==> 12-19: inputs <==
==> flow/design.v (excerpt) <==
module sort_pipe #(
parameter DATA_WIDTH='d8
)(
input 				          clk,
input 				          rst_n,
input 					      client_val,
input [(8*DATA_WIDTH)-1:0]    client_data,
output reg                    client_rdy,
input 				          sort_rdy,
output reg                    sort_val,
output reg [8*DATA_WIDTH-1:0]   sort_data
);
==> flow/config.mk <==
export PLATFORM = sky130hd
export DESIGN_NAME = sort_pipe
export DESIGN_NICKNAME = sort_pipe
export VERILOG_FILES = /design/flow/design.v
export SDC_FILE = /design/flow/constraint.sdc
export NUM_CORES = 4
export LEC_CHECK = 0
export CAP_MARGIN = 20
export CELL_PAD_IN_SITES_DETAIL_PLACEMENT = 0
export CELL_PAD_IN_SITES_GLOBAL_PLACEMENT = 3
export CORE_ASPECT_RATIO = 1.28
export CORE_MARGIN = 2
export CORE_UTILIZATION = 21
export GPL_ROUTABILITY_DRIVEN = 1
export MAX_ROUTING_LAYER = met5
export MIN_ROUTING_LAYER = met1
export PLACE_DENSITY_LB_ADDON = 0.14
export SETUP_SLACK_MARGIN = 0.51
export SLEW_MARGIN = 20
==> flow/constraint.sdc <==
create_clock -name core_clock -period 1.97 [get_ports {clk}]
set_input_delay 0.3940 -clock core_clock [delete_from_list [all_inputs] [get_ports {clk}]]
set_output_delay 0.3940 -clock core_clock [all_outputs]
set_load 0.01 [all_outputs]
run.sh (not shown) runs the stock make flow with config.mk's settings and CLKGATE_MAP_FILE=.
==> inputs of 09-20, as changes to 12-19 <==
- CELL_PAD_IN_SITES_DETAIL_PLACEMENT: 0 -> default
- CELL_PAD_IN_SITES_GLOBAL_PLACEMENT: 3 -> default
- CORE_ASPECT_RATIO: 1.28 -> default
- CORE_UTILIZATION: 21 -> 72
- CTS_CLUSTER_DIAMETER: default -> 356
- CTS_CLUSTER_SIZE: default -> 30
- GPL_ROUTABILITY_DRIVEN: 1 -> default
- MAX_ROUTING_LAYER: met5 -> default
- MIN_ROUTING_LAYER: met1 -> default
- PLACE_DENSITY: default -> 0.78
- PLACE_DENSITY_LB_ADDON: 0.14 -> default
- SETUP_SLACK_MARGIN: 0.51 -> -0.19
==> flow/constraint.sdc (replaced) <==
create_clock -name core_clock -period 1.9 [get_ports {clk}]
set_input_delay 0.3800 -clock core_clock [delete_from_list [all_inputs] [get_ports {clk}]]
set_output_delay 0.3800 -clock core_clock [all_outputs]
set_load 0.01 [all_outputs]
==> results <==
- 09-20 finished but failed the layout checks on negative setup slack. 12-19 went through all stages and came out clean.
- Against 12-19, the first-iteration DRC count of 09-20 is higher by about 130%.
- In synthesized cell count, 09-20 and 12-19 do not differ.
- Sequential cell count is the same in 12-19 and 09-20.
- Via count: 09-20 is lower than 12-19 (1.4%).
- Of 12-19 and 09-20, 12-19 has the higher clock skew (gap 0.0055 ns).
- In 09-20 the cell count is lower than in 12-19, by 30%.
- Between 09-20 and 12-19, the lower register-to-register slack is in 09-20 (gap 0.26 ns).

========
==> inputs of v33 <==
sort_pipe again, from the RTL that the note above started with.
==> flow/config.mk <==
export PLATFORM = sky130hd
export DESIGN_NAME = sort_pipe
export DESIGN_NICKNAME = sort_pipe
export VERILOG_FILES = /design/flow/design.v
export SDC_FILE = /design/flow/constraint.sdc
export NUM_CORES = 4
export LEC_CHECK = 0
export CAP_MARGIN = 20
export CORE_MARGIN = 2
export CORE_UTILIZATION = 72
export PLACE_DENSITY_LB_ADDON = 0.26
export SETUP_SLACK_MARGIN = 0.6
export SLEW_MARGIN = 20
==> flow/constraint.sdc <==
create_clock -name core_clock -period 2.03 [get_ports {clk}]
set_input_delay 0.4060 -clock core_clock [delete_from_list [all_inputs] [get_ports {clk}]]
set_output_delay 0.4060 -clock core_clock [all_outputs]
set_load 0.01 [all_outputs]
==> v20 (differences from v33) <==
- CORE_UTILIZATION: 72 -> 66
- PLACE_DENSITY: default -> 0.6
- PLACE_DENSITY_LB_ADDON: 0.26 -> default
- SETUP_SLACK_MARGIN: 0.6 -> default
==> v38 (differences from v33) <==
- CELL_PAD_IN_SITES_DETAIL_PLACEMENT: default -> 0
- CELL_PAD_IN_SITES_GLOBAL_PLACEMENT: default -> 0
- CORE_ASPECT_RATIO: default -> 1.28
- CTS_CLUSTER_SIZE: default -> 40
- GPL_ROUTABILITY_DRIVEN: default -> 1
- MAX_ROUTING_LAYER: default -> met5
- MIN_ROUTING_LAYER: default -> met1
- PLACE_DENSITY: default -> 0.65
- PLACE_DENSITY_LB_ADDON: 0.26 -> default
- SETUP_SLACK_MARGIN: 0.6 -> default
==> flow/constraint.sdc (replaced) <==
create_clock -name core_clock -period 1.97 [get_ports {clk}]
set_input_delay 0.3940 -clock core_clock [delete_from_list [all_inputs] [get_ports {clk}]]
set_output_delay 0.3940 -clock core_clock [all_outputs]
set_load 0.01 [all_outputs]
==> run summary <==
Implementation results. The stage where the run came to a stop is 5_1_grt. The first error in the log reads "[ERROR GRT-0232] Routing congestion too high. Check the congestion heatmap in the GUI". The run stopped with a tool error. Width of the die landed at 179 um. The floorplan has 82 rows.
[end of results for v38]
==> run summary <==
The flow run is done. Setup violation total in the final timing report landed at 8. The flow ran to the end, but the layout failed its checks. Width of the die landed at 211 um. Number of placement rows landed at 75. After layout, the worst setup slack is -0.0500 ns. Failing layout checks were recorded as setup timing.
[end of results for v20]
==> run summary <==
Implementation results. After floorplanning, the core was divided into 72 placement rows. The tool reported: "[ERROR DPL-0033] detailed placement checks failed during check placement". The flow did not finish.

Per Yosys stat, the portion of area used by sequential elements is 0.461. The stage where the run came to a stop is 4_1_cts. In this run the horizontal extent of the chip is 202 um.
[end of results for v33]

========
==> inputs of v19 <==
sort_pipe again, from the RTL that the note above started with.
export LEC_CHECK = 0
export CAP_MARGIN = 20
export CELL_PAD_IN_SITES_DETAIL_PLACEMENT = 0
export CELL_PAD_IN_SITES_GLOBAL_PLACEMENT = 3
export CORE_ASPECT_RATIO = 1.28
export CORE_MARGIN = 10
export CORE_UTILIZATION = 40
export GPL_ROUTABILITY_DRIVEN = 1
export HOLD_SLACK_MARGIN = -0.02
export MAX_ROUTING_LAYER = met5
export MIN_ROUTING_LAYER = met2
export PLACE_DENSITY_LB_ADDON = 0.14
export SETUP_SLACK_MARGIN = 0.51
export SLEW_MARGIN = 30
create_clock -name core_clock -period 1.97 [get_ports {clk}]
==> v37 (differences from v19) <==
==> flow/config.mk (replaced) <==
export PLATFORM = sky130hd
export DESIGN_NAME = sort_pipe
export DESIGN_NICKNAME = sort_pipe
export VERILOG_FILES = /design/flow/design.v
export SDC_FILE = /design/flow/constraint.sdc
export NUM_CORES = 4
export LEC_CHECK = 0
export CAP_MARGIN = 20
export CELL_PAD_IN_SITES_GLOBAL_PLACEMENT = 3
export CORE_MARGIN = 3
export CORE_UTILIZATION = 40
export MAX_ROUTING_LAYER = met4
export MIN_ROUTING_LAYER = met2
export PLACE_DENSITY = 0.6
export SETUP_SLACK_MARGIN = 0.19
export SLEW_MARGIN = 20
==> flow/constraint.sdc (replaced) <==
create_clock -name core_clock -period 3.0 [get_ports {clk}]
set_input_delay 0.6000 -clock core_clock [delete_from_list [all_inputs] [get_ports {clk}]]
set_output_delay 0.6000 -clock core_clock [all_outputs]
set_load 0.01 [all_outputs]
==> comparison <==
In v37 the sequential share of layout area is higher than in v19, by 8.4 points. In v37 the global-route usage is higher than in v19, by 0.083 points. In v37 the first-iteration DRC count is smaller than in v19, by about 13%. In v19 the worst hold slack is worse than in v37, by 0.20 ns. Against v19, the wire length of v37 is smaller by 16%.
==> figures <==
Die boundary height: v19 321 um; v37 272 um
Origin of the critical flop-to-flop path: v19 P3_C1_MIN[3]; v37 D2[7]
Logic share of the area: v19 42.7%; v37 42.4%
FF-to-FF path depth: v19 8; v37 6
Final Routed Wirelength: v19 104000 um; v37 87100 um
Core Area: v19 70200 sq um; v37 69300 sq um
Filler cell count: v19 6217; v37 6902
Area of combinational cells with multiple inputs: v19 17500 sq um; v37 13700 sq um
Status: v19 complete, no violations; v37 complete, no violations
Number of cells after detailed placement: v19 4455; v37 4147
Maximum number of pins on one net before global-route repair: v19 72; v37 194

========
==> inputs of violet <==
Starting RTL as in the previous note.
clock: 1.97 ns
lec_check: 0
cap_margin: 20
cell_pad_in_sites_detail_placement: 0
cell_pad_in_sites_global_placement: 0
core_aspect_ratio: 1.28
core_margin: 2
core_utilization: 56
gpl_routability_driven: 1
max_routing_layer: met5
min_routing_layer: met1
place_density_lb_addon: 0.14
setup_slack_margin: 0.51
slew_margin: 20
==> garnet (differences from violet) <==
- ABC_AREA: default -> 1
- CELL_PAD_IN_SITES_DETAIL_PLACEMENT: 0 -> default
- CELL_PAD_IN_SITES_GLOBAL_PLACEMENT: 0 -> 3
- CORE_ASPECT_RATIO: 1.28 -> 1.2
- CORE_MARGIN: 2 -> 3
- CORE_UTILIZATION: 56 -> 58
- CTS_CLUSTER_DIAMETER: default -> 329
- GPL_ROUTABILITY_DRIVEN: 1 -> default
- GPL_TIMING_DRIVEN: default -> 0
- MAX_ROUTING_LAYER: met5 -> met4
- MIN_ROUTING_LAYER: met1 -> met2
- PLACE_DENSITY_LB_ADDON: 0.14 -> 0.21
- SETUP_SLACK_MARGIN: 0.51 -> 0.19
==> flow/constraint.sdc (replaced) <==
create_clock -name core_clock -period 3.0 [get_ports {clk}]
set_input_delay 0.6000 -clock core_clock [delete_from_list [all_inputs] [get_ports {clk}]]
set_output_delay 0.6000 -clock core_clock [all_outputs]
set_load 0.01 [all_outputs]
==> fjord (differences from violet) <==
- ABC_AREA: default -> 1
- CAP_MARGIN: 20 -> 25
- CELL_PAD_IN_SITES_DETAIL_PLACEMENT: 0 -> 2
- CELL_PAD_IN_SITES_GLOBAL_PLACEMENT: 0 -> default
- CORE_ASPECT_RATIO: 1.28 -> default
- CORE_UTILIZATION: 56 -> 40
- CTS_CLUSTER_DIAMETER: default -> 301
- GPL_ROUTABILITY_DRIVEN: 1 -> 0
- GPL_TIMING_DRIVEN: default -> 0
- MAX_ROUTING_LAYER: met5 -> met4
- MIN_ROUTING_LAYER: met1 -> default
- PLACE_DENSITY_LB_ADDON: 0.14 -> default
- SETUP_SLACK_MARGIN: 0.51 -> default
- TNS_END_PERCENT: default -> 70
==> flow/constraint.sdc (replaced) <==
create_clock -name core_clock -period 3.0 [get_ports {clk}]
set_input_delay 0.6000 -clock core_clock [delete_from_list [all_inputs] [get_ports {clk}]]
set_output_delay 0.6000 -clock core_clock [all_outputs]
set_load 0.01 [all_outputs]
==> sierra (differences from violet) <==
- ABC_AREA: default -> 1
- CAP_MARGIN: 20 -> 40
- CELL_PAD_IN_SITES_DETAIL_PLACEMENT: 0 -> 1
- CELL_PAD_IN_SITES_GLOBAL_PLACEMENT: 0 -> default
- CORE_ASPECT_RATIO: 1.28 -> default
- CORE_MARGIN: 2 -> 7
- CORE_UTILIZATION: 56 -> 24
- CTS_CLUSTER_DIAMETER: default -> 121
- GPL_ROUTABILITY_DRIVEN: 1 -> 0
- GPL_TIMING_DRIVEN: default -> 0
- MAX_ROUTING_LAYER: met5 -> met4
- MIN_ROUTING_LAYER: met1 -> met2
- PLACE_DENSITY_LB_ADDON: 0.14 -> default
- SETUP_SLACK_MARGIN: 0.51 -> default
- TNS_END_PERCENT: default -> 70
==> flow/constraint.sdc (replaced) <==
create_clock -name core_clock -period 1.63 [get_ports {clk}]
set_input_delay 0.3260 -clock core_clock [delete_from_list [all_inputs] [get_ports {clk}]]
set_output_delay 0.3260 -clock core_clock [all_outputs]
set_load 0.01 [all_outputs]
==> summary of the runs <==
- violet finished but failed the layout checks on setup timing. fjord produced a layout that fails on setup timing. garnet never finished: it broke off in global placement without I/O (3_1_place_gp_skip_io). sierra never finished: it broke off in global routing (5_1_grt), error GRT-0232.
- In fjord the hold slack is better than in violet, by 150 ps.
- Between fjord and violet, the lower count of clock-buffer cells in the layout is in violet (gap 16).
- Synthesized area is the same in garnet and sierra.
- In synthesized cell count, sierra and garnet do not differ.
